## run 1
// fir_filter
module fir_filter(
    input               		clk,
    input               		n_rst,
    input  		signed	[7:0] 	din,    
    output reg 	signed 	[7:0] 	dout 
);
For scale: ~260 flip-flops.
export LEC_CHECK = 0
export ABC_AREA = 1
export CAP_MARGIN = 20
export CELL_PAD_IN_SITES_DETAIL_PLACEMENT = 1
export CELL_PAD_IN_SITES_GLOBAL_PLACEMENT = 3
export CORE_ASPECT_RATIO = 0.68
export CORE_MARGIN = 6
export CORE_UTILIZATION = 66
export CTS_CLUSTER_DIAMETER = 191
export CTS_CLUSTER_SIZE = 82
export GPL_TIMING_DRIVEN = 1
export MAX_ROUTING_LAYER = met4
export MIN_ROUTING_LAYER = met1
export SETUP_SLACK_MARGIN = 2.7
export SLEW_MARGIN = 5
export TNS_END_PERCENT = 100
create_clock -name core_clock -period 9.52 [get_ports {clk}]
run.sh (not shown) runs the stock make flow with config.mk's settings and CLKGATE_MAP_FILE=.
FAIL run 1 @ global placement without I/O (3_1_place_gp_skip_io): tool exited with error
### run 1 -> run 2
==> flow/config.mk <==
export PLATFORM = sky130hd
export DESIGN_NAME = fir_filter
export DESIGN_NICKNAME = fir_filter
export VERILOG_FILES = /design/flow/design.v
export SDC_FILE = /design/flow/constraint.sdc
export NUM_CORES = 4
export LEC_CHECK = 0
export CAP_MARGIN = 20
export CELL_PAD_IN_SITES_DETAIL_PLACEMENT = 2
export CORE_MARGIN = 2
export CORE_UTILIZATION = 40
export CTS_CLUSTER_SIZE = 56
export MAX_ROUTING_LAYER = met4
export SLEW_MARGIN = 5
==> flow/constraint.sdc <==
create_clock -name core_clock -period 6.0 [get_ports {clk}]
set_input_delay 1.2000 -clock core_clock [delete_from_list [all_inputs] [get_ports {clk}]]
set_output_delay 1.2000 -clock core_clock [all_outputs]
set_load 0.01 [all_outputs]
--- outcome ---
- Going from run 1 to run 2, area of the die up about 40%; area share of and-or/or-and cells after synthesis rose 2.5 points; placeable core area went up.
- Run 2 vs run 1 — sequential fraction of the synthesis area rose 1.8 points.
- Re die height: run 2 is 61 um up on run 1.
- Netlist area before placement | run 2 below run 1
- Xor and xnor area share after synthesis delta (run 1 -> run 2): insignificant
- Of run 1 and run 2, just one finished clean: run 2.
- Diff run 1 -> run 2 | arithmetic-cell share of the synthesized area counting full adders, half adders and majority gates | increase of 1.4 points
- Summary of the comparison: net count entering floorplan is lower in run 2, relative to run 1.
- Between run 1 and run 2, number of instances in the synthesized netlist is higher for run 1, run 2 comes in under that.
Setup changes, run 2 to run 3
--- a/flow/config.mk
+++ b/flow/config.mk
@@ -8,7 +8,5 @@
 export CAP_MARGIN = 20
-export CELL_PAD_IN_SITES_DETAIL_PLACEMENT = 2
 export CORE_MARGIN = 2
-export CORE_UTILIZATION = 40
-export CTS_CLUSTER_SIZE = 56
-export MAX_ROUTING_LAYER = met4
-export SLEW_MARGIN = 5
+export CORE_UTILIZATION = 58
+export SETUP_SLACK_MARGIN = 0.96
+export SLEW_MARGIN = 20
==> flow/constraint.sdc <==
create_clock -name core_clock -period 4.95 [get_ports {clk}]
set_input_delay 0.9900 -clock core_clock [delete_from_list [all_inputs] [get_ports {clk}]]
set_output_delay 0.9900 -clock core_clock [all_outputs]
set_load 0.01 [all_outputs]
Results
- Summary of run 3 over run 2: final critical delay including setup and external delays down 1.16 ns, area enclosed by the die boundary moved down.
- Against run 2, run 3 comes in 0.11 ns higher on slack of the critical path.
- Per the comparison of run 3 with run 2, layout clock buffer count now smaller, final core utilization picked up an extra 29 points.
## Diff of input files: run 4 against run 3
--- a/flow/config.mk
+++ b/flow/config.mk
@@ -7,6 +7,9 @@
 export LEC_CHECK = 0
+export ABC_AREA = 1
 export CAP_MARGIN = 20
 export CORE_MARGIN = 2
-export CORE_UTILIZATION = 58
-export SETUP_SLACK_MARGIN = 0.96
+export CORE_UTILIZATION = 72
+export CTS_CLUSTER_SIZE = 99
+export PLACE_DENSITY_LB_ADDON = 0.15
+export SETUP_SLACK_MARGIN = 0.79
 export SLEW_MARGIN = 20
==> flow/constraint.sdc <==
create_clock -name core_clock -period 5.14 [get_ports {clk}]
set_input_delay 1.0280 -clock core_clock [delete_from_list [all_inputs] [get_ports {clk}]]
set_output_delay 1.0280 -clock core_clock [all_outputs]
set_load 0.01 [all_outputs]
Findings:
Run 4 went all the way through synthesis, placement and routing and the layout is clean on timing, DRC and antenna.
Note that the number of cells in the yosys synthesis report recorded for run 4 amounts to 1.18 times the value seen in run 3.
Diff run 3 -> run 4 | die span in x | down by a little under 10%
The run with more setup slack is run 3; run 4 has less.
Going from run 3 to run 4, the met3 wire length was found to have gone up by about 300%.
Against run 3, the final cell area of run 4 is higher.
The core of run 4 is more densely filled than that of run 3.
Run 3 → run 4: worst slack after detailed placement has increased; non-clock buffer count has decreased.
## Diff of input files: run 5 against run 4
--- a/flow/config.mk
+++ b/flow/config.mk
@@ -7,9 +7,5 @@
 export LEC_CHECK = 0
-export ABC_AREA = 1
 export CAP_MARGIN = 20
 export CORE_MARGIN = 2
-export CORE_UTILIZATION = 72
-export CTS_CLUSTER_SIZE = 99
-export PLACE_DENSITY_LB_ADDON = 0.15
-export SETUP_SLACK_MARGIN = 0.79
+export CORE_UTILIZATION = 65
 export SLEW_MARGIN = 20
==> flow/constraint.sdc <==
create_clock -name core_clock -period 3.08 [get_ports {clk}]
set_input_delay 0.6160 -clock core_clock [delete_from_list [all_inputs] [get_ports {clk}]]
set_output_delay 0.6160 -clock core_clock [all_outputs]
set_load 0.01 [all_outputs]
Compared with run 4, run 5 shows synthesized area that has gone down by a few percent.
Changes observed in run 5 relative to run 4: cell count listed in synth_stat.txt fell 15%, yosys synthesis chip area saw a decrease.
Run 5: final estimated routing congestion in global placement lower than run 4
On pre-CTS setup slack, the lower figure sits with run 5, not run 4.
Compare run 5 and run 4 | die outline height higher: run 5
Of run 4 and run 5, only run 4 finishes the flow clean.
Run 5 did not run to completion, as it errored out during global routing (5_1_grt).
Number of setup buffers added after CTS of run 5 exceeds that of run 4 by more than 100%.
